[design/flow/design.v]
module fft_4pt #(
    parameter DATA_WIDTH = 16
) (
    input clk,
    input rst_n,
    input data_valid_in,
    input  signed [DATA_WIDTH-1:0] x0_r,
    input  signed [DATA_WIDTH-1:0] x0_i,
    input  signed [DATA_WIDTH-1:0] x1_r,
    input  signed [DATA_WIDTH-1:0] x1_i,
    input  signed [DATA_WIDTH-1:0] x2_r,
    input  signed [DATA_WIDTH-1:0] x2_i,
    input  signed [DATA_WIDTH-1:0] x3_r,
    input  signed [DATA_WIDTH-1:0] x3_i,
    output data_valid_out,
    output signed [DATA_WIDTH+1:0] X0_r,
    output signed [DATA_WIDTH+1:0] X0_i,
    output signed [DATA_WIDTH+1:0] X1_r,
    output signed [DATA_WIDTH+1:0] X1_i,
    output signed [DATA_WIDTH+1:0] X2_r,
    output signed [DATA_WIDTH+1:0] X2_i,
    output signed [DATA_WIDTH+1:0] X3_r,
    output signed [DATA_WIDTH+1:0] X3_i
);
    localparam S1_WIDTH = DATA_WIDTH + 1;
    localparam S2_WIDTH = DATA_WIDTH + 2;
    reg signed [DATA_WIDTH-1:0] x0_r_reg, x0_i_reg;
    reg signed [DATA_WIDTH-1:0] x2_r_reg, x2_i_reg;
    reg signed [DATA_WIDTH-1:0] x1_r_reg, x1_i_reg;
    reg signed [DATA_WIDTH-1:0] x3_r_reg, x3_i_reg;
    reg valid_s0;
    always @(posedge clk or negedge rst_n) begin
        if (!rst_n) begin
            x0_r_reg <= 0; x0_i_reg <= 0;
            x2_r_reg <= 0; x2_i_reg <= 0;
            x1_r_reg <= 0; x1_i_reg <= 0;
            x3_r_reg <= 0; x3_i_reg <= 0;
            valid_s0 <= 1'b0;
        end else begin
            x0_r_reg <= x0_r; x0_i_reg <= x0_i;
            x2_r_reg <= x2_r; x2_i_reg <= x2_i;
            x1_r_reg <= x1_r; x1_i_reg <= x1_i;
            x3_r_reg <= x3_r; x3_i_reg <= x3_i;
            valid_s0 <= data_valid_in;
        end
    end
    wire signed [S1_WIDTH-1:0] A_r, A_i, B_r, B_i;
    wire signed [S1_WIDTH-1:0] C_r, C_i, D_r, D_i;
    assign A_r = x0_r_reg + x2_r_reg;
    assign A_i = x0_i_reg + x2_i_reg;
    assign B_r = x0_r_reg - x2_r_reg;
    assign B_i = x0_i_reg - x2_i_reg;
    assign C_r = x1_r_reg + x3_r_reg;
    assign C_i = x1_i_reg + x3_i_reg;
    assign D_r = x1_r_reg - x3_r_reg;
    assign D_i = x1_i_reg - x3_i_reg;
    reg signed [S1_WIDTH-1:0] A_r_reg, A_i_reg, B_r_reg, B_i_reg;
    reg signed [S1_WIDTH-1:0] C_r_reg, C_i_reg, D_r_reg, D_i_reg;
    reg valid_s1;
    always @(posedge clk or negedge rst_n) begin
        if (!rst_n) begin
            A_r_reg <= 0; A_i_reg <= 0;
            B_r_reg <= 0; B_i_reg <= 0;
            C_r_reg <= 0; C_i_reg <= 0;
            D_r_reg <= 0; D_i_reg <= 0;
            valid_s1 <= 1'b0;
        end else begin
            A_r_reg <= A_r; A_i_reg <= A_i;
            B_r_reg <= B_r; B_i_reg <= B_i;
            C_r_reg <= C_r; C_i_reg <= C_i;
            D_r_reg <= D_r; D_i_reg <= D_i;
            valid_s1 <= valid_s0;
        end
    end
    wire signed [S2_WIDTH-1:0] X0_r_w, X0_i_w;
    wire signed [S2_WIDTH-1:0] X1_r_w, X1_i_w;
    wire signed [S2_WIDTH-1:0] X2_r_w, X2_i_w;
    wire signed [S2_WIDTH-1:0] X3_r_w, X3_i_w;
    assign X0_r_w = A_r_reg + C_r_reg;
    assign X0_i_w = A_i_reg + C_i_reg;
    assign X1_r_w = B_r_reg + D_i_reg;
    assign X1_i_w = B_i_reg - D_r_reg;
    assign X2_r_w = A_r_reg - C_r_reg;
    assign X2_i_w = A_i_reg - C_i_reg;
    assign X3_r_w = B_r_reg - D_i_reg;
    assign X3_i_w = B_i_reg + D_r_reg;
    reg signed [S2_WIDTH-1:0] X0_r_reg, X0_i_reg;
    reg signed [S2_WIDTH-1:0] X1_r_reg, X1_i_reg;
    reg signed [S2_WIDTH-1:0] X2_r_reg, X2_i_reg;
    reg signed [S2_WIDTH-1:0] X3_r_reg, X3_i_reg;
    reg valid_s2;
    always @(posedge clk or negedge rst_n) begin
        if (!rst_n) begin
            X0_r_reg <= 0; X0_i_reg <= 0;
            X1_r_reg <= 0; X1_i_reg <= 0;
            X2_r_reg <= 0; X2_i_reg <= 0;
            X3_r_reg <= 0; X3_i_reg <= 0;
            valid_s2 <= 1'b0;
        end else begin
            X0_r_reg <= X0_r_w; X0_i_reg <= X0_i_w;
            X1_r_reg <= X1_r_w; X1_i_reg <= X1_i_w;
            X2_r_reg <= X2_r_w; X2_i_reg <= X2_i_w;
            X3_r_reg <= X3_r_w; X3_i_reg <= X3_i_w;
            valid_s2 <= valid_s1;
        end
    end
    assign X0_r = X0_r_reg;
    assign X0_i = X0_i_reg;
    assign X1_r = X1_r_reg;
    assign X1_i = X1_i_reg;
    assign X2_r = X2_r_reg;
    assign X2_i = X2_i_reg;
    assign X3_r = X3_r_reg;
    assign X3_i = X3_i_reg;
    assign data_valid_out = valid_s2;
endmodule
[design/flow/run.sh]
#!/bin/bash
# the make line also repeats each setting of config.mk as NAME=value (left out here)
make -C /OpenROAD-flow-scripts/flow DESIGN_CONFIG=/design/flow/config.mk WORK_HOME=/design/flow/orfs CLKGATE_MAP_FILE= finish
[design/flow/config.mk]
export PLATFORM = sky130hd
export DESIGN_NAME = fft_4pt
export DESIGN_NICKNAME = fft_4pt
export VERILOG_FILES = /design/flow/design.v
export SDC_FILE = /design/flow/constraint.sdc
export NUM_CORES = 4
export LEC_CHECK = 0
export CAP_MARGIN = 20
export CORE_MARGIN = 2
export CORE_UTILIZATION = 64
export SLEW_MARGIN = 20
[design/flow/constraint.sdc]
create_clock -name core_clock -period 1.16 [get_ports {clk}]
set_input_delay 0.2320 -clock core_clock [delete_from_list [all_inputs] [get_ports {clk}]]
set_output_delay 0.2320 -clock core_clock [all_outputs]
set_load 0.01 [all_outputs]
==> metrics.log, run 1 <==
[flow] collecting metrics
INFO  metric ys_sh_xor = 7.08%
INFO  metric detailed_place.area = 0.0326 mm2
INFO  metric ioPinCount = 276
INFO  metric top_cell_area_share = 42.9%
INFO  metric post_synth_main_area_contributors = sky130_fd_sc_hd__dfrtp_1 (43%), sky130_fd_sc_hd__ha_1 (14%), sky130_fd_sc_hd__xnor2_1 (5.4%)
INFO  metric hpwlAfterDp = 58800 um
INFO  metric floorplan.core_util = 64.7%
INFO  metric numSynthFlops = 403
INFO  metric synthTopLogicFamily = AND-OR/OR-AND gates
INFO  metric synth_simple_gate_area_share = 11.6%
INFO  metric result_of_the_run = aborted with a tool error
INFO  metric ys_seq_share = 42.9%
INFO  metric error = [ERROR DPL-0038] Utilization greater than 100%, impossible to legalize
INFO  metric dieArea = 0.0383 mm2
INFO  metric avgSynthCellArea = 9.93 um2
INFO  metric port-buffer-count = 275
INFO  metric die.size.y = 196 um
INFO  metric place.gp.congestion = 1.00
INFO  metric die_x = 196 um
INFO  metric synth-adder-area-share = 15.4%
INFO  metric dominant_register_cell_in_the_synthesized_netlist = sky130_fd_sc_hd__dfrtp_1
INFO  metric cell_type_with_the_largest_total_area = sky130_fd_sc_hd__dfrtp_1
INFO  metric core = 0.0363 mm2
INFO  metric top_cells_by_count = sky130_fd_sc_hd__dfrtp_1 (403), sky130_fd_sc_hd__ha_1 (264), sky130_fd_sc_hd__inv_1 (261), sky130_fd_sc_hd__a21oi_1 (184), sky130_fd_sc_hd__nor2_1 (184)
INFO  metric synth.cellmix.compoundShare = 16.8%
INFO  metric synth.net_count = 2777
INFO  metric detailedPlace.worstSlack = -1.37 ns
INFO  metric ys_types = 87
INFO  metric edff_count_synth = 0
INFO  metric row_count = 70
INFO  metric syn_inst = 2366
INFO  metric last-stage-reached = clock tree synthesis (4_1_cts)
INFO  metric synth-area-yosys = 0.0235 mm2
INFO  metric post-synth-top-count-cell = sky130_fd_sc_hd__dfrtp_1
INFO  metric synthesis.yosys.warnings = 1
INFO  metric synth.cell_area = 0.0235 mm2
INFO  metric async_reset_ff_share = 100%
INFO  metric yosys_cells = 2366
INFO  metric mux_area_share = 0.389%
## through the flow
stage	setup TNS, ns	std cells
2_1_floorplan	-143.60	2366
3_3_place_gp	-191.20	3692
3_5_place_dp	-213.79	3692
==> inputs of run 2 (changes only) <==
Settings changed: ABC_AREA set to 0, CELL_PAD_IN_SITES_DETAIL_PLACEMENT set to 0, CORE_UTILIZATION 64 to 66, CTS_CLUSTER_DIAMETER set to 356, GPL_TIMING_DRIVEN set to 1, MAX_ROUTING_LAYER set to met4, MIN_ROUTING_LAYER set to met1.
Clock period 1.16 ns to 1.88 ns, I/O delays scaled along.
==> run 2 against run 1 <==
Effect of this change: die area down 3.0%; the run again fails in clock tree synthesis (4_1_cts); synthesized area did not move; synthesized cell count stayed put.
==> metrics.log, run 2 <==
[flow] collecting metrics
INFO  metric post-synth-top-count-cell = sky130_fd_sc_hd__dfrtp_1 (unchanged)
INFO  metric numSynthFlops = 403 (unchanged)
INFO  metric synthesis.yosys.warnings = 1 (unchanged)
INFO  metric ys_seq_share = 42.9% (unchanged)
INFO  metric async_reset_ff_share = 100% (unchanged)
INFO  metric synth_simple_gate_area_share = 11.6% (unchanged)
INFO  metric synth-adder-area-share = 15.4% (unchanged)
INFO  metric die.size.y = 193 um (was 196 um)
INFO  metric place.gp.congestion = 1.02 (was 1.00)
INFO  metric port-buffer-count = 275 (unchanged)
INFO  metric synth-area-yosys = 0.0235 mm2 (unchanged)
INFO  metric result_of_the_run = aborted with a tool error (unchanged)
INFO  metric hpwlAfterDp = 53500 um (was 58800 um)
INFO  metric mux_area_share = 0.389% (unchanged)
INFO  metric core = 0.0353 mm2 (was 0.0363 mm2)
INFO  metric last-stage-reached = clock tree synthesis (4_1_cts) (unchanged)
INFO  metric yosys_cells = 2366 (unchanged)
INFO  metric synth.cellmix.compoundShare = 16.8% (unchanged)
INFO  metric avgSynthCellArea = 9.93 um2 (unchanged)
INFO  metric dominant_register_cell_in_the_synthesized_netlist = sky130_fd_sc_hd__dfrtp_1 (unchanged)
INFO  metric error = [ERROR DPL-0033] detailed placement checks failed during check placement. (was [ERROR DPL-0038] Utilization greater than 100%, impossible to legalize)
INFO  metric floorplan.core_util = 66.6% (was 64.7%)
INFO  metric edff_count_synth = 0 (unchanged)
INFO  metric synth.cell_area = 0.0235 mm2 (unchanged)
INFO  metric dieArea = 0.0371 mm2 (was 0.0383 mm2)
INFO  metric synth.net_count = 2777 (unchanged)
INFO  metric cell_type_with_the_largest_total_area = sky130_fd_sc_hd__dfrtp_1 (unchanged)
INFO  metric row_count = 69 (was 70)
INFO  metric die_x = 193 um (was 196 um)
INFO  metric top_cells_by_count = sky130_fd_sc_hd__dfrtp_1 (403), sky130_fd_sc_hd__ha_1 (264), sky130_fd_sc_hd__inv_1 (261), sky130_fd_sc_hd__a21oi_1 (184), sky130_fd_sc_hd__nor2_1 (184) (unchanged)
INFO  metric ys_sh_xor = 7.08% (unchanged)
INFO  metric post_synth_main_area_contributors = sky130_fd_sc_hd__dfrtp_1 (43%), sky130_fd_sc_hd__ha_1 (14%), sky130_fd_sc_hd__xnor2_1 (5.4%) (unchanged)
INFO  metric detailedPlace.worstSlack = -0.583 ns (was -1.37 ns)
INFO  metric top_cell_area_share = 42.9% (unchanged)
INFO  metric ioPinCount = 276 (unchanged)
INFO  metric synthTopLogicFamily = AND-OR/OR-AND gates (unchanged)
INFO  metric syn_inst = 2366 (unchanged)
INFO  metric ys_types = 87 (unchanged)
==> run 2: metrics by stage <==
step                      utilization, %  total power, mW  hold WS [ns]  cells  area [um2]
after global placement              87.3             31.7         0.275   3494       30800
after detailed placement            87.3             32.5         0.279   3494       30800
after floorplan                        -             22.9        0.0804   2366       24300
==> inputs of run 3 (changes only) <==
Settings changed: ABC_AREA 0 to unset, CELL_PAD_IN_SITES_DETAIL_PLACEMENT 0 to unset, CORE_UTILIZATION 66 to 72, CTS_CLUSTER_DIAMETER 356 to unset, GPL_TIMING_DRIVEN 1 to unset, MAX_ROUTING_LAYER met4 to unset, MIN_ROUTING_LAYER met1 to unset, SETUP_SLACK_MARGIN set to 0.85.
Clock period 1.88 ns to 3.2 ns, I/O delays scaled along.
==> run 3 against run 2 <==
Effect of this change: the flow stops in global routing (5_1_grt); synthesized area is the same; synthesized cell count unchanged; die area down 8.2%.
==> metrics.log, run 3 <==
[flow] collecting metrics
INFO  metric result_of_the_run = aborted with a tool error (unchanged)
INFO  metric last-stage-reached = global routing (5_1_grt) (was clock tree synthesis (4_1_cts))
INFO  metric error = [ERROR GRT-0232] Routing congestion too high. Check the congestion heatmap in the GUI. (was [ERROR DPL-0033] detailed placement checks failed during check placement.)
INFO  metric avgSynthCellArea = 9.93 um2 (unchanged)
INFO  metric overflow = 13
INFO  metric clockBufferDepth = 3
INFO  metric synthesis.yosys.warnings = 1 (unchanged)
INFO  metric synth.net_count = 2777 (unchanged)
INFO  metric top_cell_area_share = 42.9% (unchanged)
INFO  metric ys_types = 87 (unchanged)
INFO  metric synth_simple_gate_area_share = 11.6% (unchanged)
INFO  metric mux_area_share = 0.389% (unchanged)
INFO  metric detailedPlace.worstSlack = 0.467 ns (was -0.583 ns)
INFO  metric synth-adder-area-share = 15.4% (unchanged)
INFO  metric yosys_cells = 2366 (unchanged)
INFO  metric die_x = 185 um (was 193 um)
INFO  metric synth-area-yosys = 0.0235 mm2 (unchanged)
INFO  metric die.size.y = 185 um (was 193 um)
INFO  metric hpwlAfterDp = 46100 um (was 53500 um)
INFO  metric dieArea = 0.0341 mm2 (was 0.0371 mm2)
INFO  metric global_route.usage.total = 68.0%
INFO  metric synth.cellmix.compoundShare = 16.8% (unchanged)
INFO  metric numSynthFlops = 403 (unchanged)
INFO  metric ys_sh_xor = 7.08% (unchanged)
INFO  metric ys_seq_share = 42.9% (unchanged)
INFO  metric clock_root_buffer = sky130_fd_sc_hd__clkbuf_16
INFO  metric cts.sink_count = 403
INFO  metric synth.cell_area = 0.0235 mm2 (unchanged)
INFO  metric post-synth-top-count-cell = sky130_fd_sc_hd__dfrtp_1 (unchanged)
INFO  metric syn_inst = 2366 (unchanged)
INFO  metric floorplan.core_util = 72.6% (was 66.6%)
INFO  metric ioPinCount = 276 (unchanged)
INFO  metric post_synth_main_area_contributors = sky130_fd_sc_hd__dfrtp_1 (43%), sky130_fd_sc_hd__ha_1 (14%), sky130_fd_sc_hd__xnor2_1 (5.4%) (unchanged)
INFO  metric core = 0.0324 mm2 (was 0.0353 mm2)
INFO  metric top_cells_by_count = sky130_fd_sc_hd__dfrtp_1 (403), sky130_fd_sc_hd__ha_1 (264), sky130_fd_sc_hd__inv_1 (261), sky130_fd_sc_hd__a21oi_1 (184), sky130_fd_sc_hd__nor2_1 (184) (unchanged)
INFO  metric synthTopLogicFamily = AND-OR/OR-AND gates (unchanged)
INFO  metric async_reset_ff_share = 100% (unchanged)
INFO  metric dominant_register_cell_in_the_synthesized_netlist = sky130_fd_sc_hd__dfrtp_1 (unchanged)
INFO  metric port-buffer-count = 275 (unchanged)
INFO  metric cell_type_with_the_largest_total_area = sky130_fd_sc_hd__dfrtp_1 (unchanged)
INFO  metric place.gp.congestion = 1.01 (was 1.02)
INFO  metric edff_count_synth = 0 (unchanged)
INFO  metric row_count = 66 (was 69)
INFO  metric cts.htree.levels = 2
INFO  metric numCtsBuffers = 43
==> run 3: per-layer routing <==
metal,overflow,GRT usage (%)
met5,0,9.04
met3,0,50.2
met2,5,89.9
met1,0,65.9
met4,8,68.2
==> run 3: metrics by stage <==
step                hold WS (ns)  area (um2)  cells  utilization [%]
floorplan                  0.331       23500   2366                -
global placement           0.334       26600   3010             82.2
detailed placement         0.346       26600   3010             82.2
CTS                        0.143       28900   3117             89.4
==> run 3: what timing repair did <==
| action | 4_1_cts |
|---|---|
| endpoints found under the hold margin | 0 |
| gates resized | 156 |
| endpoints found under the setup margin | 99 |
| hold buffers | 0 |
| pin swaps | 66 |
| setup buffers | 31 |
| gates cloned | 0 |
==> inputs of run 4 (changes only) <==
Settings changed: ABC_AREA set to 1, CORE_ASPECT_RATIO set to 0.5, CTS_CLUSTER_DIAMETER set to 374, CTS_CLUSTER_SIZE set to 97, SETUP_SLACK_MARGIN 0.85 to -0.15, TNS_END_PERCENT set to 5.
Clock period 3.2 ns to 1.58 ns, I/O delays scaled along.
==> run 4 against run 3 <==
Effect of this change: the run again fails in global routing (5_1_grt); die area grew 9.0%; synthesized cell count grew 38%; synthesized area grew 8.9%.
==> metrics.log, run 4 <==
[flow] collecting metrics
INFO  metric synthesis.yosys.warnings = 1 (unchanged)
INFO  metric clock_root_buffer = sky130_fd_sc_hd__clkbuf_16 (unchanged)
INFO  metric numSynthFlops = 403 (unchanged)
INFO  metric synth.cell_area = 0.0256 mm2 (was 0.0235 mm2)
INFO  metric die_x = 271 um (was 185 um)
INFO  metric avgSynthCellArea = 7.82 um2 (was 9.93 um2)
INFO  metric async_reset_ff_share = 100% (unchanged)
INFO  metric ioPinCount = 276 (unchanged)
INFO  metric error = [ERROR GRT-0116] Global routing finished with congestion. Check the congestion regions in the DRC Viewer. (was [ERROR GRT-0232] Routing congestion too high. Check the congestion heatmap in the GUI.)
INFO  metric floorplan.core_util = 73.6% (was 72.6%)
INFO  metric numCtsBuffers = 8 (was 43)
INFO  metric clockBufferDepth = 3 (unchanged)
INFO  metric ys_sh_xor = 4.79% (was 7.08%)
INFO  metric cts.htree.levels = 1 (was 2)
INFO  metric top_cell_area_share = 39.4% (was 42.9%)
INFO  metric row_count = 48 (was 66)
INFO  metric dieArea = 0.0372 mm2 (was 0.0341 mm2)
INFO  metric cts.sink_count = 403 (unchanged)
INFO  metric post-synth-top-count-cell = sky130_fd_sc_hd__nand2_1 (was sky130_fd_sc_hd__dfrtp_1)
INFO  metric synthTopLogicFamily = simple AND/OR/NAND/NOR gates (was AND-OR/OR-AND gates)
INFO  metric synth.net_count = 3687 (was 2777)
INFO  metric syn_inst = 3276 (was 2366)
INFO  metric result_of_the_run = aborted with a tool error (unchanged)
INFO  metric detailedPlace.worstSlack = -0.573 ns (was 0.467 ns)
INFO  metric ys_seq_share = 39.4% (was 42.9%)
INFO  metric overflow = 263
INFO  metric top_cells_by_count = sky130_fd_sc_hd__nand2_1 (865), sky130_fd_sc_hd__inv_1 (417), sky130_fd_sc_hd__dfrtp_1 (403), sky130_fd_sc_hd__nor2_1 (286), sky130_fd_sc_hd__ha_1 (264) (was sky130_fd_sc_hd__dfrtp_1 (403), sky130_fd_sc_hd__ha_1 (264), sky130_fd_sc_hd__inv_1 (261), sky130_fd_sc_hd__a21oi_1 (184), sky130_fd_sc_hd__nor2_1 (184))
INFO  metric die.size.y = 137 um (was 185 um)
INFO  metric yosys_cells = 3276 (was 2366)
INFO  metric port-buffer-count = 275 (unchanged)
INFO  metric last-stage-reached = global routing (5_1_grt) (unchanged)
INFO  metric synth.cellmix.compoundShare = 7.62% (was 16.8%)
INFO  metric global_route.usage.total = 83.1%
INFO  metric mux_area_share = 0% (was 0.389%)
INFO  metric post_synth_main_area_contributors = sky130_fd_sc_hd__dfrtp_1 (39%), sky130_fd_sc_hd__ha_1 (13%), sky130_fd_sc_hd__nand2_1 (13%) (was sky130_fd_sc_hd__dfrtp_1 (43%), sky130_fd_sc_hd__ha_1 (14%), sky130_fd_sc_hd__xnor2_1 (5.4%))
INFO  metric hpwlAfterDp = 64700 um (was 46100 um)
INFO  metric ys_types = 33 (was 87)
INFO  metric cell_type_with_the_largest_total_area = sky130_fd_sc_hd__dfrtp_1 (unchanged)
INFO  metric place.gp.congestion = 1.06 (was 1.01)
INFO  metric synth-adder-area-share = 14.2% (was 15.4%)
INFO  metric dominant_register_cell_in_the_synthesized_netlist = sky130_fd_sc_hd__dfrtp_1 (unchanged)
INFO  metric synth-area-yosys = 0.0256 mm2 (was 0.0235 mm2)
INFO  metric edff_count_synth = 0 (unchanged)
INFO  metric synth_simple_gate_area_share = 24.8% (was 11.6%)
INFO  metric core = 0.0348 mm2 (was 0.0324 mm2)
run 4: through the flow:
stage               hold WS [ns]  std cells  total power, mW  area [um2]
CTS                       0.0476       4394             43.6       33400
detailed placement         0.231       4363             38.6       31700
floorplan                 0.0204       3276             26.5       25600
global placement           0.225       4363             37.1       31700
run 4: timing repair:
action	CTS
resized	510
setup buffers	20
endpoints found under the setup margin	350
endpoints found under the hold margin	388
hold buffers	1
pin swaps	60
run 4: layer usage:
| metal | overflow | global-route usage (%) |
|---|---|---|
| met5 | 0 | 43.6 |
| met4 | 110 | 87.7 |
| met3 | 21 | 71.1 |
| met2 | 128 | 98.4 |
| met1 | 4 | 80.4 |
==> inputs of run 5 (changes only) <==
Settings changed: CAP_MARGIN 20 to 40, CORE_ASPECT_RATIO 0.5 to unset, CTS_CLUSTER_DIAMETER 374 to unset, CTS_CLUSTER_SIZE 97 to 100, GPL_ROUTABILITY_DRIVEN set to 0, PLACE_DENSITY_LB_ADDON set to 0.06, SETUP_SLACK_MARGIN -0.15 to 0.17, TNS_END_PERCENT 5 to unset.
Clock period 1.58 ns to 0.569 ns, I/O delays scaled along.
==> run 5 against run 4 <==
Effect of this change: the run fails in clock tree synthesis (4_1_cts); synthesized area stayed put; synthesized cell count stayed put; die area is 0.24% lower.
==> metrics.log, run 5 <==
[flow] collecting metrics
INFO  metric synth-adder-area-share = 14.2% (unchanged)
INFO  metric row_count = 69 (was 48)
INFO  metric core = 0.0353 mm2 (was 0.0348 mm2)
INFO  metric ys_seq_share = 39.4% (unchanged)
INFO  metric synth.net_count = 3687 (unchanged)
INFO  metric die.size.y = 193 um (was 137 um)
INFO  metric result_of_the_run = aborted with a tool error (unchanged)
INFO  metric top_cell_area_share = 39.4% (unchanged)
INFO  metric synthTopLogicFamily = simple AND/OR/NAND/NOR gates (unchanged)
INFO  metric synth.cellmix.compoundShare = 7.62% (unchanged)
INFO  metric hpwlAfterDp = 87800 um (was 64700 um)
INFO  metric edff_count_synth = 0 (unchanged)
INFO  metric synthesis.yosys.warnings = 1 (unchanged)
INFO  metric die_x = 193 um (was 271 um)
INFO  metric avgSynthCellArea = 7.82 um2 (unchanged)
INFO  metric ys_sh_xor = 4.79% (unchanged)
INFO  metric last-stage-reached = clock tree synthesis (4_1_cts) (was global routing (5_1_grt))
INFO  metric port-buffer-count = 275 (unchanged)
INFO  metric async_reset_ff_share = 100% (unchanged)
INFO  metric post_synth_main_area_contributors = sky130_fd_sc_hd__dfrtp_1 (39%), sky130_fd_sc_hd__ha_1 (13%), sky130_fd_sc_hd__nand2_1 (13%) (unchanged)
INFO  metric post-synth-top-count-cell = sky130_fd_sc_hd__nand2_1 (unchanged)
INFO  metric numSynthFlops = 403 (unchanged)
INFO  metric floorplan.core_util = 72.5% (was 73.6%)
INFO  metric dpl.cell_count = 4458 (was 4363)
INFO  metric dieArea = 0.0371 mm2 (was 0.0372 mm2)
INFO  metric dominant_register_cell_in_the_synthesized_netlist = sky130_fd_sc_hd__dfrtp_1 (unchanged)
INFO  metric syn_inst = 3276 (unchanged)
INFO  metric top_cells_by_count = sky130_fd_sc_hd__nand2_1 (865), sky130_fd_sc_hd__inv_1 (417), sky130_fd_sc_hd__dfrtp_1 (403), sky130_fd_sc_hd__nor2_1 (286), sky130_fd_sc_hd__ha_1 (264) (unchanged)
INFO  metric cell_type_with_the_largest_total_area = sky130_fd_sc_hd__dfrtp_1 (unchanged)
INFO  metric yosys_cells = 3276 (unchanged)
INFO  metric mux_area_share = 0% (unchanged)
INFO  metric error = [ERROR DPL-0038] Utilization greater than 100%, impossible to legalize (was [ERROR GRT-0116] Global routing finished with congestion. Check the congestion regions in the DRC Viewer.)
INFO  metric synth.cell_area = 0.0256 mm2 (unchanged)
INFO  metric synth-area-yosys = 0.0256 mm2 (unchanged)
INFO  metric synth_simple_gate_area_share = 24.8% (unchanged)
INFO  metric ys_types = 33 (unchanged)
INFO  metric ioPinCount = 276 (unchanged)
==> run 5: metrics by stage <==
step                      util [%]  instance area (um2)  setup slack, ns  hold slack [ns]
after floorplan                  -                27100            -1.09           -0.182
after global placement        95.6                33700            -1.29          -0.0426
after detailed placement      95.6                33700            -1.59          -0.0422
==> inputs of run 6 (changes only) <==
Settings changed: ABC_AREA 1 to 0, CAP_MARGIN 40 to 20, CELL_PAD_IN_SITES_DETAIL_PLACEMENT set to 0, CORE_UTILIZATION 72 to 66, CTS_CLUSTER_SIZE 100 to 54, GPL_ROUTABILITY_DRIVEN 0 to unset, GPL_TIMING_DRIVEN set to 1, MAX_ROUTING_LAYER set to met4, MIN_ROUTING_LAYER set to met1, PLACE_DENSITY set to 0.43, PLACE_DENSITY_LB_ADDON 0.06 to unset, SETUP_SLACK_MARGIN 0.17 to -0.48.
Clock period 0.569 ns to 4.86 ns, I/O delays scaled along.
==> run 6 against run 5 <==
Effect of this change: now clean on timing, DRC and antenna; synthesized cell count down 28%; die area up 0.12%; synthesized area down 8.2%.
==> metrics.log, run 6 <==
[flow] final metrics
INFO  metric ys_seq_share = 42.9% (was 39.4%)
INFO  metric p_comb_share = 44.0%
INFO  metric slew_viol_final = 0
INFO  metric result_of_the_run = no timing/DRC/antenna violations (was aborted with a tool error)
INFO  metric wirelength = 62300 um
INFO  metric worst_hold_path.num_cells = 0
INFO  metric r2r-end = X1_i_reg[14]$_DFF_PN0_
INFO  metric timing.critical_path.cells = inv_1 > ha_1 > inv_1 > fa_1 > a21o_1 > a21oi_1 > o21ai_0 > a41oi_1 > o21ba_2 > o21ai_0 > xnor2_1
INFO  metric finalHoldViolations = 0
INFO  metric power_clock = 3.37 mW
INFO  metric port-buffer-count = 275 (unchanged)
INFO  metric dieArea = 0.0371 mm2 (about the same)
INFO  metric wp_data_required = 5.30 ns
INFO  metric synth.cell_area = 0.0235 mm2 (was 0.0256 mm2)
INFO  metric powerSeq = 4.76 mW
INFO  metric worstRegToRegCells = 11
INFO  metric row_count = 69 (unchanged)
INFO  metric sw_frac_of_total = 37.1%
INFO  metric top_cells_by_count = sky130_fd_sc_hd__dfrtp_1 (403), sky130_fd_sc_hd__ha_1 (264), sky130_fd_sc_hd__inv_1 (261), sky130_fd_sc_hd__a21oi_1 (184), sky130_fd_sc_hd__nor2_1 (184) (was sky130_fd_sc_hd__nand2_1 (865), sky130_fd_sc_hd__inv_1 (417), sky130_fd_sc_hd__dfrtp_1 (403), sky130_fd_sc_hd__nor2_1 (286), sky130_fd_sc_hd__ha_1 (264))
INFO  metric synth.net_count = 2777 (was 3687)
INFO  metric ys_sh_xor = 7.08% (was 4.79%)
INFO  metric number_of_maximum_capacitance_violations = 0
INFO  metric floorplan.core_util = 66.6% (was 72.5%)
INFO  metric pwr_density_cell = 519 mW/mm2
INFO  metric detail_route.vias_per_cell = 6.04
INFO  metric synth-area-yosys = 0.0235 mm2 (was 0.0256 mm2)
INFO  metric postCtsSetupBuffers = 0
INFO  metric post_synth_main_area_contributors = sky130_fd_sc_hd__dfrtp_1 (43%), sky130_fd_sc_hd__ha_1 (14%), sky130_fd_sc_hd__xnor2_1 (5.4%) (was sky130_fd_sc_hd__dfrtp_1 (39%), sky130_fd_sc_hd__ha_1 (13%), sky130_fd_sc_hd__nand2_1 (13%))
INFO  metric layout.nets = 3015
INFO  metric detail_route.iter0.violations = 1438
INFO  metric hold_worst_path_end = valid_s2$_DFF_PN0_
INFO  metric metal_1_wl = 25400 um
INFO  metric die_x = 193 um (about the same)
INFO  metric critical_path_buf_inv_count = 2
INFO  metric cts_clk_pin_slew_worst_paths = 0.06 ns
INFO  metric clock_root_buffer = sky130_fd_sc_hd__clkbuf_16
INFO  metric endpoint_kind = flop
INFO  metric p_leak = 12.8 nW
INFO  metric timing.clock.skew = 0.0165 ns
INFO  metric numCtsBuffers = 43
INFO  metric dpl.cell_count = 3020 (was 4458)
INFO  metric r2r-start = B_i_reg[0]$_DFF_PN0_
INFO  metric final_period_minus_worst_setup_slack = 2.97 ns
INFO  metric met3WireLength = 4210 um
INFO  metric dominant_register_cell_in_the_synthesized_netlist = sky130_fd_sc_hd__dfrtp_1 (unchanged)
INFO  metric grt_max_degree = 116
INFO  metric ys_types = 87 (was 33)
INFO  metric synthTopLogicFamily = AND-OR/OR-AND gates (was simple AND/OR/NAND/NOR gates)
INFO  metric switchingPower = 5.38 mW
INFO  metric power.internal = 9.14 mW
INFO  metric synthesis.yosys.warnings = 1 (unchanged)
INFO  metric timing.critical_path.from = B_i_reg[0]$_DFF_PN0_
INFO  metric synth-adder-area-share = 15.4% (was 14.2%)
INFO  metric avgSynthCellArea = 9.93 um2 (was 7.82 um2)
INFO  metric holdBufCountCts = 0
INFO  metric drt_pre_antenna_iters = 5
INFO  metric die.size.y = 193 um (about the same)
INFO  metric drc_errors_left = 0
INFO  metric place.gp.congestion = 0.956
INFO  metric timing.fmax = 0.336 GHz
INFO  metric syn_inst = 2366 (was 3276)
INFO  metric clock_latency = 0.58 ns
INFO  metric crit_end = X1_i_reg[14]$_DFF_PN0_
INFO  metric ioPinCount = 276 (unchanged)
INFO  metric critPathMaxStageDelay = 0.46 ns
INFO  metric cell_type_with_the_largest_total_area = sky130_fd_sc_hd__dfrtp_1 (unchanged)
INFO  metric dominant_power_group = combinational cells
INFO  metric hpwlAfterDp = 46000 um (was 87800 um)
INFO  metric route.vias.total = 18700
INFO  metric overflow = 0
INFO  metric numSynthFlops = 403 (unchanged)
INFO  metric finalClockPeriodUsage = 61.2%
INFO  metric critPathTopFamily = AND-OR/OR-AND gates
INFO  metric async_reset_ff_share = 100% (unchanged)
INFO  metric vdd_ir_drop_max = 0.483 mV
INFO  metric cts.htree.levels = 2
INFO  metric number_of_global_route_vias_before_repair = 18400
INFO  metric sequential_power_share = 32.7%
INFO  metric global_route.usage.total = 34.8%
INFO  metric worst-path-stages = 11
INFO  metric synth_simple_gate_area_share = 11.6% (was 24.8%)
INFO  metric ff2ff_setup_slack = 1.89 ns
INFO  metric cts_resized = 0
INFO  metric timing.hold.worst.class = flop to flop
INFO  metric tritoncts = built
INFO  metric layout_setup_ws = 1.89 ns
INFO  metric share_clk_of_total_power = 23.2%
INFO  metric core = 0.0353 mm2 (unchanged)
INFO  metric path_max_fanout = 3
INFO  metric timing.setup.critical_path_class = flop to flop
INFO  metric synth.cellmix.compoundShare = 16.8% (was 7.62%)
INFO  metric unrepaired_setup_endpoints_after_global_routing = no
INFO  metric wl_met2 = 30300 um
INFO  metric cts.sink_count = 403
INFO  metric edff_count_synth = 0 (unchanged)
INFO  metric tns = 0 ns
INFO  metric final_core_util = 79.3%
INFO  metric grt_pass1_wl = 97100 um
INFO  metric routed_len_inst = 20.1 um
INFO  metric worst-slew-pin-transition = 1.07 ns
INFO  metric post-synth-top-count-cell = sky130_fd_sc_hd__dfrtp_1 (was sky130_fd_sc_hd__nand2_1)
INFO  metric fin_hold_ws = 0.355 ns
INFO  metric area_growth_syn_to_layout = 19.1%
INFO  metric min_from = valid_s1$_DFF_PN0_
INFO  metric antenna_found_initial = 1
INFO  metric maxUsedRoutingLayer = met4
INFO  metric finalNonFillerCells = 3098
INFO  metric clockBufferDepth = 3
INFO  metric yosys_cells = 2366 (was 3276)
INFO  metric antenna_violating_nets_post_route = 0
INFO  metric top_cell_area_share = 42.9% (was 39.4%)
INFO  metric timing.final.setup_violations = 0
INFO  metric powerComb = 6.40 mW
INFO  metric worstSetupStartpointType = flop
INFO  metric detailedPlace.worstSlack = 2.03 ns (was -1.59 ns)
INFO  metric timing.critical_path.arrival = 3.42 ns
INFO  metric mux_area_share = 0.389% (was 0%)
INFO  metric worst_slew_margin_rel = 27.4%
INFO  metric warning_total_across_the_stage_logs = 164
INFO  metric crit_path_top_delay_cell = sky130_fd_sc_hd__a41oi_1
[run 6: metal layers]
layer	vias to the layer above	GRT usage [%]
met5	-	-
met4	0	11.7
met3	163	5.11
met2	873	57.6
met1	9081	44.1
li1	8591	-
[run 6: area by class of cell]
type	count	area (um2)
Inverter	263	987
Multi-Input combinational cell	1613	12100
Sequential cell	403	10100
Antenna cell	1	2.50
Clock inverter	19	206
Clock buffer	58	1240
Timing Repair Buffer	280	2830
Tap cell	461	577
Fill cell	2235	7320
[run 6: through the flow]
stage / total power, mW / cell area (um2)
after floorplan: 8.50 / 23500
after global placement: 10.9 / 26500
after detailed placement: 11.0 / 26500
after CTS: 14.5 / 28000
after global routing: 15.3 / 28000
final: 14.5 / 28000
==> inputs of run 7 (changes only) <==
Settings changed: ABC_AREA 0 to unset, CELL_PAD_IN_SITES_DETAIL_PLACEMENT 0 to unset, CORE_UTILIZATION 66 to 54, CTS_CLUSTER_SIZE 54 to unset, GPL_TIMING_DRIVEN 1 to unset, MAX_ROUTING_LAYER met4 to unset, MIN_ROUTING_LAYER met1 to unset, PLACE_DENSITY 0.43 to unset, SETUP_SLACK_MARGIN -0.48 to unset.
Clock period 4.86 ns to 1.44 ns, I/O delays scaled along.
==> run 7 against run 6 <==
Effect of this change: now fails the layout checks on negative setup slack; via count up 23%; non-clock buffer count up 794; register-to-register slack worse by 3.0 ns; wire length up 42%; utilization up 8.2 points; combinational power rose to 5.4 times the previous value; critical path depth down 2; cell count up 30%; global-route usage about the same; sequential cell count unchanged; synthesized cell count unchanged; critical endpoint is now X0_r_reg[16]$_DFF_PN0_; largest cell class unchanged; highest routed layer is now met5.
==> metrics.log, run 7 <==
[flow] final metrics
INFO  metric worst-slew-pin-transition = 0.664 ns (was 1.07 ns)
INFO  metric worstSetupStartpointType = flop (unchanged)
INFO  metric endpoint_kind = flop (unchanged)
INFO  metric clock_root_buffer = sky130_fd_sc_hd__clkbuf_16 (unchanged)
INFO  metric dominant_register_cell_in_the_synthesized_netlist = sky130_fd_sc_hd__dfrtp_1 (unchanged)
INFO  metric synth_simple_gate_area_share = 11.6% (unchanged)
INFO  metric timing.critical_path.cells = ha_4 > fa_2 > nand2b_1 > a21oi_2 > o31ai_2 > a211oi_2 > and3_4 > o41ai_2 > xor2_1 (was inv_1 > ha_1 > inv_1 > fa_1 > a21o_1 > a21oi_1 > o21ai_0 > a41oi_1 > o21ba_2 > o21ai_0 > xnor2_1)
INFO  metric synth.cell_area = 0.0235 mm2 (unchanged)
INFO  metric top_cell_area_share = 42.9% (unchanged)
INFO  metric top_cells_by_count = sky130_fd_sc_hd__dfrtp_1 (403), sky130_fd_sc_hd__ha_1 (264), sky130_fd_sc_hd__inv_1 (261), sky130_fd_sc_hd__a21oi_1 (184), sky130_fd_sc_hd__nor2_1 (184) (unchanged)
INFO  metric met3WireLength = 5600 um (was 4210 um)
INFO  metric worst_hold_path.num_cells = 1 (was 0)
INFO  metric layout_setup_ws = -1.15 ns (was 1.89 ns)
INFO  metric antenna_violating_nets_post_route = 0 (unchanged)
INFO  metric tritoncts = built (unchanged)
INFO  metric final_core_util = 87.4% (was 79.3%)
INFO  metric pwr_density_cell = 1670 mW/mm2 (was 519 mW/mm2)
INFO  metric wl_met2 = 43500 um (was 30300 um)
INFO  metric crit_path_top_delay_cell = sky130_fd_sc_hd__dfrtp_2 (was sky130_fd_sc_hd__a41oi_1)
INFO  metric path_max_fanout = 3 (unchanged)
INFO  metric synth-area-yosys = 0.0235 mm2 (unchanged)
INFO  metric grt_pass1_wl = 122000 um (was 97100 um)
INFO  metric port-buffer-count = 275 (unchanged)
INFO  metric route.vias.total = 23100 (was 18700)
INFO  metric power.internal = 38.8 mW (was 9.14 mW)
INFO  metric post_synth_main_area_contributors = sky130_fd_sc_hd__dfrtp_1 (43%), sky130_fd_sc_hd__ha_1 (14%), sky130_fd_sc_hd__xnor2_1 (5.4%) (unchanged)
INFO  metric edff_count_synth = 0 (unchanged)
INFO  metric dpl.cell_count = 3837 (was 3020)
INFO  metric metal_1_wl = 32700 um (was 25400 um)
INFO  metric ys_seq_share = 42.9% (unchanged)
INFO  metric timing.clock.skew = 0.0215 ns (was 0.0165 ns)
INFO  metric power_clock = 11.5 mW (was 3.37 mW)
INFO  metric so_faults = negative setup slack
INFO  metric finalClockPeriodUsage = 180% (was 61.2%)
INFO  metric dominant_power_group = combinational cells (unchanged)
INFO  metric core = 0.0430 mm2 (was 0.0353 mm2)
INFO  metric mux_area_share = 0.389% (unchanged)
INFO  metric ff2ff_setup_slack = -1.15 ns (was 1.89 ns)
INFO  metric die_x = 213 um (was 193 um)
INFO  metric r2r-start = D_r_reg[0]$_DFF_PN0_ (was B_i_reg[0]$_DFF_PN0_)
INFO  metric cts.htree.levels = 2 (unchanged)
INFO  metric ys_sh_xor = 7.08% (unchanged)
INFO  metric layout.nets = 3810 (was 3015)
INFO  metric warning_total_across_the_stage_logs = 163 (was 164)
INFO  metric crit_end = X0_r_reg[16]$_DFF_PN0_ (was X1_i_reg[14]$_DFF_PN0_)
INFO  metric timing.final.setup_violations = 393 (was 0)
INFO  metric synth.net_count = 2777 (unchanged)
INFO  metric wp_data_required = 1.93 ns (was 5.30 ns)
INFO  metric finalHoldViolations = 0 (unchanged)
INFO  metric r2r-end = X0_r_reg[16]$_DFF_PN0_ (was X1_i_reg[14]$_DFF_PN0_)
INFO  metric sw_frac_of_total = 38.0% (was 37.1%)
INFO  metric timing.critical_path.arrival = 3.08 ns (was 3.42 ns)
INFO  metric post-synth-top-count-cell = sky130_fd_sc_hd__dfrtp_1 (unchanged)
INFO  metric slew_viol_final = 0 (unchanged)
INFO  metric result_of_the_run = finished with violations (was no timing/DRC/antenna violations)
INFO  metric share_clk_of_total_power = 18.4% (was 23.2%)
INFO  metric numSynthFlops = 403 (unchanged)
INFO  metric number_of_global_route_vias_before_repair = 23200 (was 18400)
INFO  metric number_of_maximum_capacitance_violations = 0 (unchanged)
INFO  metric avgSynthCellArea = 9.93 um2 (unchanged)
INFO  metric switchingPower = 23.8 mW (was 5.38 mW)
INFO  metric critPathTopFamily = AND-OR/OR-AND gates (unchanged)
INFO  metric cts.sink_count = 403 (unchanged)
INFO  metric row_count = 76 (was 69)
INFO  metric maxUsedRoutingLayer = met5 (was met4)
INFO  metric cell_type_with_the_largest_total_area = sky130_fd_sc_hd__dfrtp_1 (unchanged)
INFO  metric vdd_ir_drop_max = 1.43 mV (was 0.483 mV)
INFO  metric drt_pre_antenna_iters = 6 (was 5)
INFO  metric ys_types = 87 (unchanged)
INFO  metric syn_inst = 2366 (unchanged)
INFO  metric powerSeq = 16.4 mW (was 4.76 mW)
INFO  metric final_period_minus_worst_setup_slack = 2.59 ns (was 2.97 ns)
INFO  metric worstRegToRegCells = 9 (was 11)
INFO  metric cts_clk_pin_slew_worst_paths = 0.07 ns (was 0.06 ns)
INFO  metric synth-adder-area-share = 15.4% (unchanged)
INFO  metric async_reset_ff_share = 100% (unchanged)
INFO  metric finalNonFillerCells = 4016 (was 3098)
INFO  metric critPathMaxStageDelay = 0.45 ns (was 0.46 ns)
INFO  metric timing.setup.critical_path_class = flop to flop (unchanged)
INFO  metric numCtsBuffers = 44 (was 43)
INFO  metric timing.critical_path.from = D_r_reg[0]$_DFF_PN0_ (was B_i_reg[0]$_DFF_PN0_)
INFO  metric drc_errors_left = 0 (unchanged)
INFO  metric timing.hold.worst.class = primary input to flop (was flop to flop)
INFO  metric p_leak = 17.4 nW (was 12.8 nW)
INFO  metric yosys_cells = 2366 (unchanged)
INFO  metric clockBufferDepth = 3 (unchanged)
INFO  metric synthesis.yosys.warnings = 1 (unchanged)
INFO  metric clock_latency = 0.60 ns (was 0.58 ns)
INFO  metric floorplan.core_util = 54.7% (was 66.6%)
INFO  metric synthTopLogicFamily = AND-OR/OR-AND gates (unchanged)
INFO  metric antenna_found_initial = 3 (was 1)
INFO  metric hold_worst_path_end = x3_i_reg[11]$_DFF_PN0_ (was valid_s2$_DFF_PN0_)
INFO  metric powerComb = 34.6 mW (was 6.40 mW)
INFO  metric grt_max_degree = 53 (was 116)
INFO  metric timing.fmax = 0.386 GHz (was 0.336 GHz)
INFO  metric ioPinCount = 276 (unchanged)
INFO  metric critical_path_buf_inv_count = 0 (was 2)
INFO  metric global_route.usage.total = 34.8% (about the same)
INFO  metric overflow = 0 (unchanged)
INFO  metric design_area = 0.0376 mm2 (was 0.0280 mm2)
INFO  metric p_comb_share = 55.3% (was 44.0%)
INFO  metric detail_route.iter0.violations = 1843 (was 1438)
INFO  metric fillerInstances = 2038 (was 2235)
INFO  metric unrepaired_setup_endpoints_after_global_routing = yes (was no)
INFO  metric detail_route.vias_per_cell = 5.74 (was 6.04)
INFO  metric dieArea = 0.0452 mm2 (was 0.0371 mm2)
INFO  metric worst_slew_margin_rel = 55.4% (was 27.4%)
INFO  metric place.gp.congestion = 0.956 (about the same)
INFO  metric sequential_power_share = 26.2% (was 32.7%)
INFO  metric die.size.y = 213 um (was 193 um)
INFO  metric area_growth_syn_to_layout = 59.9% (was 19.1%)
INFO  metric hpwlAfterDp = 55400 um (was 46000 um)
INFO  metric worst-path-stages = 9 (was 11)
INFO  metric wirelength = 88300 um (was 62300 um)
INFO  metric synth.cellmix.compoundShare = 16.8% (unchanged)
INFO  metric detailed_place.area = 0.0329 mm2 (was 0.0265 mm2)
INFO  metric routed_len_inst = 22.0 um (was 20.1 um)
INFO  metric min_from = x3_i[11] (was valid_s1$_DFF_PN0_)
## run 7: final cells by class
type / instances / area, um2 / share of cell area [%]
antenna: 1 / 2.50 / 0.00666
clock buffer: 63 / 1290 / 3.44
clock inverter: 14 / 133 / 0.353
inverter: 263 / 995 / 2.65
multi-input combinational: 1613 / 15200 / 40.5
sequential: 403 / 10100 / 26.9
tap: 585 / 732 / 1.95
timing repair buffer: 1074 / 9110 / 24.2
## run 7: timing repair
action | 4_1_cts | 5_1_grt
endpoints found under the hold margin | 35 | 0
setup buffers | 76 | 55
endpoints found under the setup margin | 380 | 388
gates resized | 240 | 256
hold buffers | 1 | 0
pin swaps | 176 | 162
cloned | 0 | 0
## run 7: metal layers
layer | GRT usage (%) | up-vias
met1 | 41.4 | 11300
met3 | 4.46 | 449
li1 | - | 10200
met5 | 0 | -
met4 | 18.9 | 4
met2 | 61.2 | 1144
## run 7: per-stage QoR
| stage | hold slack [ns] | setup WS [ns] | TNS, ns | power (mW) |
|---|---|---|---|---|
| after global placement | 0.215 | -0.971 | -125.36 | 44.0 |
| after detailed placement | 0.229 | -0.991 | -137.06 | 44.7 |
| after CTS | 0.117 | -0.932 | -179.69 | 58.7 |
| after floorplan | -0.00759 | -0.812 | -79.98 | 30.1 |
| final | 0.136 | -1.15 | -205.22 | 62.6 |
| after global routing | 0.127 | -1.15 | -222.07 | 65.2 |
==> inputs of run 8 (changes only) <==
Settings changed: ABC_AREA set to 1, CORE_ASPECT_RATIO set to 0.5, CORE_UTILIZATION 54 to 72, CTS_CLUSTER_DIAMETER set to 372, CTS_CLUSTER_SIZE set to 99, HOLD_SLACK_MARGIN set to 0.27, MAX_ROUTING_LAYER set to met4, PLACE_DENSITY set to 0.38, SETUP_SLACK_MARGIN set to 0.31, SLEW_MARGIN 20 to 30, TNS_END_PERCENT set to 10.
Clock period 1.44 ns to 1.34 ns, I/O delays scaled along.
==> run 8 against run 7 <==
Effect of this change: the flow now stops in clock tree synthesis (4_1_cts); die area down 18%; synthesized area up 8.9%; synthesized cell count up 38%.
==> metrics.log, run 8 <==
[flow] collecting metrics
INFO  metric numSynthFlops = 403 (unchanged)
INFO  metric ys_types = 33 (was 87)
INFO  metric yosys_cells = 3276 (was 2366)
INFO  metric die.size.y = 137 um (was 213 um)
INFO  metric mux_area_share = 0% (was 0.389%)
INFO  metric detailed_place.area = 0.0327 mm2 (was 0.0329 mm2)
INFO  metric top_cells_by_count = sky130_fd_sc_hd__nand2_1 (865), sky130_fd_sc_hd__inv_1 (417), sky130_fd_sc_hd__dfrtp_1 (403), sky130_fd_sc_hd__nor2_1 (286), sky130_fd_sc_hd__ha_1 (264) (was sky130_fd_sc_hd__dfrtp_1 (403), sky130_fd_sc_hd__ha_1 (264), sky130_fd_sc_hd__inv_1 (261), sky130_fd_sc_hd__a21oi_1 (184), sky130_fd_sc_hd__nor2_1 (184))
INFO  metric place.gp.congestion = 1.08 (was 0.956)
INFO  metric synth-adder-area-share = 14.2% (was 15.4%)
INFO  metric row_count = 48 (was 76)
INFO  metric synthTopLogicFamily = simple AND/OR/NAND/NOR gates (was AND-OR/OR-AND gates)
INFO  metric core = 0.0348 mm2 (was 0.0430 mm2)
INFO  metric ioPinCount = 276 (unchanged)
INFO  metric synthesis.yosys.warnings = 1 (unchanged)
INFO  metric avgSynthCellArea = 7.82 um2 (was 9.93 um2)
INFO  metric post_synth_main_area_contributors = sky130_fd_sc_hd__dfrtp_1 (39%), sky130_fd_sc_hd__ha_1 (13%), sky130_fd_sc_hd__nand2_1 (13%) (was sky130_fd_sc_hd__dfrtp_1 (43%), sky130_fd_sc_hd__ha_1 (14%), sky130_fd_sc_hd__xnor2_1 (5.4%))
INFO  metric error = [ERROR DPL-0038] Utilization greater than 100%, impossible to legalize
INFO  metric dominant_register_cell_in_the_synthesized_netlist = sky130_fd_sc_hd__dfrtp_1 (unchanged)
INFO  metric synth_simple_gate_area_share = 24.8% (was 11.6%)
INFO  metric hpwlAfterDp = 77700 um (was 55400 um)
INFO  metric port-buffer-count = 275 (unchanged)
INFO  metric edff_count_synth = 0 (unchanged)
INFO  metric synth-area-yosys = 0.0256 mm2 (was 0.0235 mm2)
INFO  metric post-synth-top-count-cell = sky130_fd_sc_hd__nand2_1 (was sky130_fd_sc_hd__dfrtp_1)
INFO  metric last-stage-reached = clock tree synthesis (4_1_cts)
INFO  metric ys_seq_share = 39.4% (was 42.9%)
INFO  metric cell_type_with_the_largest_total_area = sky130_fd_sc_hd__dfrtp_1 (unchanged)
INFO  metric async_reset_ff_share = 100% (unchanged)
INFO  metric ys_sh_xor = 4.79% (was 7.08%)
INFO  metric synth.net_count = 3687 (was 2777)
INFO  metric die_x = 271 um (was 213 um)
INFO  metric dieArea = 0.0372 mm2 (was 0.0452 mm2)
INFO  metric syn_inst = 3276 (was 2366)
INFO  metric result_of_the_run = aborted with a tool error (was finished with violations)
INFO  metric top_cell_area_share = 39.4% (was 42.9%)
INFO  metric floorplan.core_util = 73.6% (was 54.7%)
INFO  metric synth.cellmix.compoundShare = 7.62% (was 16.8%)
INFO  metric synth.cell_area = 0.0256 mm2 (was 0.0235 mm2)
run 8: metrics by stage:
step | std cells | setup WS [ns] | setup TNS [ns] | hold slack (ns)
detailed placement | 4476 | -0.765 | -118.73 | 0.147
global placement | 4476 | -0.594 | -85.27 | 0.140
floorplan | 3276 | -0.318 | -38.49 | -0.0276
==> inputs of run 9 (changes only) <==
Settings changed: ABC_AREA 1 to unset, CORE_ASPECT_RATIO 0.5 to unset, CTS_CLUSTER_DIAMETER 372 to unset, CTS_CLUSTER_SIZE 99 to unset, HOLD_SLACK_MARGIN 0.27 to unset, MAX_ROUTING_LAYER met4 to unset, PLACE_DENSITY 0.38 to unset, SETUP_SLACK_MARGIN 0.31 to 0.8, SLEW_MARGIN 30 to 20, TNS_END_PERCENT 10 to unset.
Clock period 1.34 ns to 3.06 ns, I/O delays scaled along.
==> run 9 against run 8 <==
Effect of this change: the flow stops in global routing (5_1_grt); synthesized cell count fell by 28%; die area down 8.3%; synthesized area shrank 8.2%.
==> metrics.log, run 9 <==
[flow] collecting metrics
INFO  metric result_of_the_run = aborted with a tool error (unchanged)
INFO  metric last-stage-reached = global routing (5_1_grt) (was clock tree synthesis (4_1_cts))
INFO  metric error = [ERROR GRT-0232] Routing congestion too high. Check the congestion heatmap in the GUI. (was [ERROR DPL-0038] Utilization greater than 100%, impossible to legalize)
INFO  metric ioPinCount = 276 (unchanged)
INFO  metric ys_sh_xor = 7.08% (was 4.79%)
INFO  metric cell_type_with_the_largest_total_area = sky130_fd_sc_hd__dfrtp_1 (unchanged)
INFO  metric dieArea = 0.0341 mm2 (was 0.0372 mm2)
INFO  metric clock_root_buffer = sky130_fd_sc_hd__clkbuf_16
INFO  metric yosys_cells = 2366 (was 3276)
INFO  metric numSynthFlops = 403 (unchanged)
INFO  metric synthTopLogicFamily = AND-OR/OR-AND gates (was simple AND/OR/NAND/NOR gates)
INFO  metric ys_seq_share = 42.9% (was 39.4%)
INFO  metric floorplan.core_util = 72.6% (was 73.6%)
INFO  metric cts.htree.levels = 2
INFO  metric edff_count_synth = 0 (unchanged)
INFO  metric holdBufCountCts = 0
INFO  metric global_route.usage.total = 102%
INFO  metric port-buffer-count = 275 (unchanged)
INFO  metric place.gp.congestion = 1.03 (was 1.08)
INFO  metric cts.sink_count = 403
INFO  metric ys_types = 87 (was 33)
INFO  metric row_count = 66 (was 48)
INFO  metric synthesis.yosys.warnings = 1 (unchanged)
INFO  metric avgSynthCellArea = 9.93 um2 (was 7.82 um2)
INFO  metric synth.cellmix.compoundShare = 16.8% (was 7.62%)
INFO  metric post_synth_main_area_contributors = sky130_fd_sc_hd__dfrtp_1 (43%), sky130_fd_sc_hd__ha_1 (14%), sky130_fd_sc_hd__xnor2_1 (5.4%) (was sky130_fd_sc_hd__dfrtp_1 (39%), sky130_fd_sc_hd__ha_1 (13%), sky130_fd_sc_hd__nand2_1 (13%))
INFO  metric clockBufferDepth = 3
INFO  metric dominant_register_cell_in_the_synthesized_netlist = sky130_fd_sc_hd__dfrtp_1 (unchanged)
INFO  metric synth.cell_area = 0.0235 mm2 (was 0.0256 mm2)
INFO  metric mux_area_share = 0.389% (was 0%)
INFO  metric synth.net_count = 2777 (was 3687)
INFO  metric detailed_place.area = 0.0266 mm2 (was 0.0327 mm2)
INFO  metric top_cells_by_count = sky130_fd_sc_hd__dfrtp_1 (403), sky130_fd_sc_hd__ha_1 (264), sky130_fd_sc_hd__inv_1 (261), sky130_fd_sc_hd__a21oi_1 (184), sky130_fd_sc_hd__nor2_1 (184) (was sky130_fd_sc_hd__nand2_1 (865), sky130_fd_sc_hd__inv_1 (417), sky130_fd_sc_hd__dfrtp_1 (403), sky130_fd_sc_hd__nor2_1 (286), sky130_fd_sc_hd__ha_1 (264))
INFO  metric die.size.y = 185 um (was 137 um)
INFO  metric die_x = 185 um (was 271 um)
INFO  metric synth-adder-area-share = 15.4% (was 14.2%)
INFO  metric overflow = 3238
INFO  metric core = 0.0324 mm2 (was 0.0348 mm2)
INFO  metric synth-area-yosys = 0.0235 mm2 (was 0.0256 mm2)
INFO  metric top_cell_area_share = 42.9% (was 39.4%)
INFO  metric numCtsBuffers = 42
INFO  metric async_reset_ff_share = 100% (unchanged)
INFO  metric hpwlAfterDp = 45800 um (was 77700 um)
INFO  metric detailedPlace.worstSlack = 0.457 ns (was -0.765 ns)
INFO  metric synth_simple_gate_area_share = 11.6% (was 24.8%)
INFO  metric post-synth-top-count-cell = sky130_fd_sc_hd__dfrtp_1 (was sky130_fd_sc_hd__nand2_1)
INFO  metric syn_inst = 2366 (was 3276)
-- run 9: metrics by stage --
| step | utilization [%] | instances |
|---|---|---|
| 4_1_cts | 90.7 | 3140 |
| 3_5_place_dp | 82.2 | 3009 |
| 3_3_place_gp | 82.2 | 3009 |
| 2_1_floorplan | - | 2366 |
-- run 9: metal layers --
metal	track usage, %	GRT overflow
met1	89.1	19
met2	136	2445
met3	73.7	28
met4	120	744
met5	39.3	2
-- run 9: repair_timing --
item	4_1_cts
resized	236
endpoints found under the hold margin	0
pin swaps	95
setup buffers	62
endpoints found under the setup margin	123
Power is estimated from default activity; no workload was simulated.
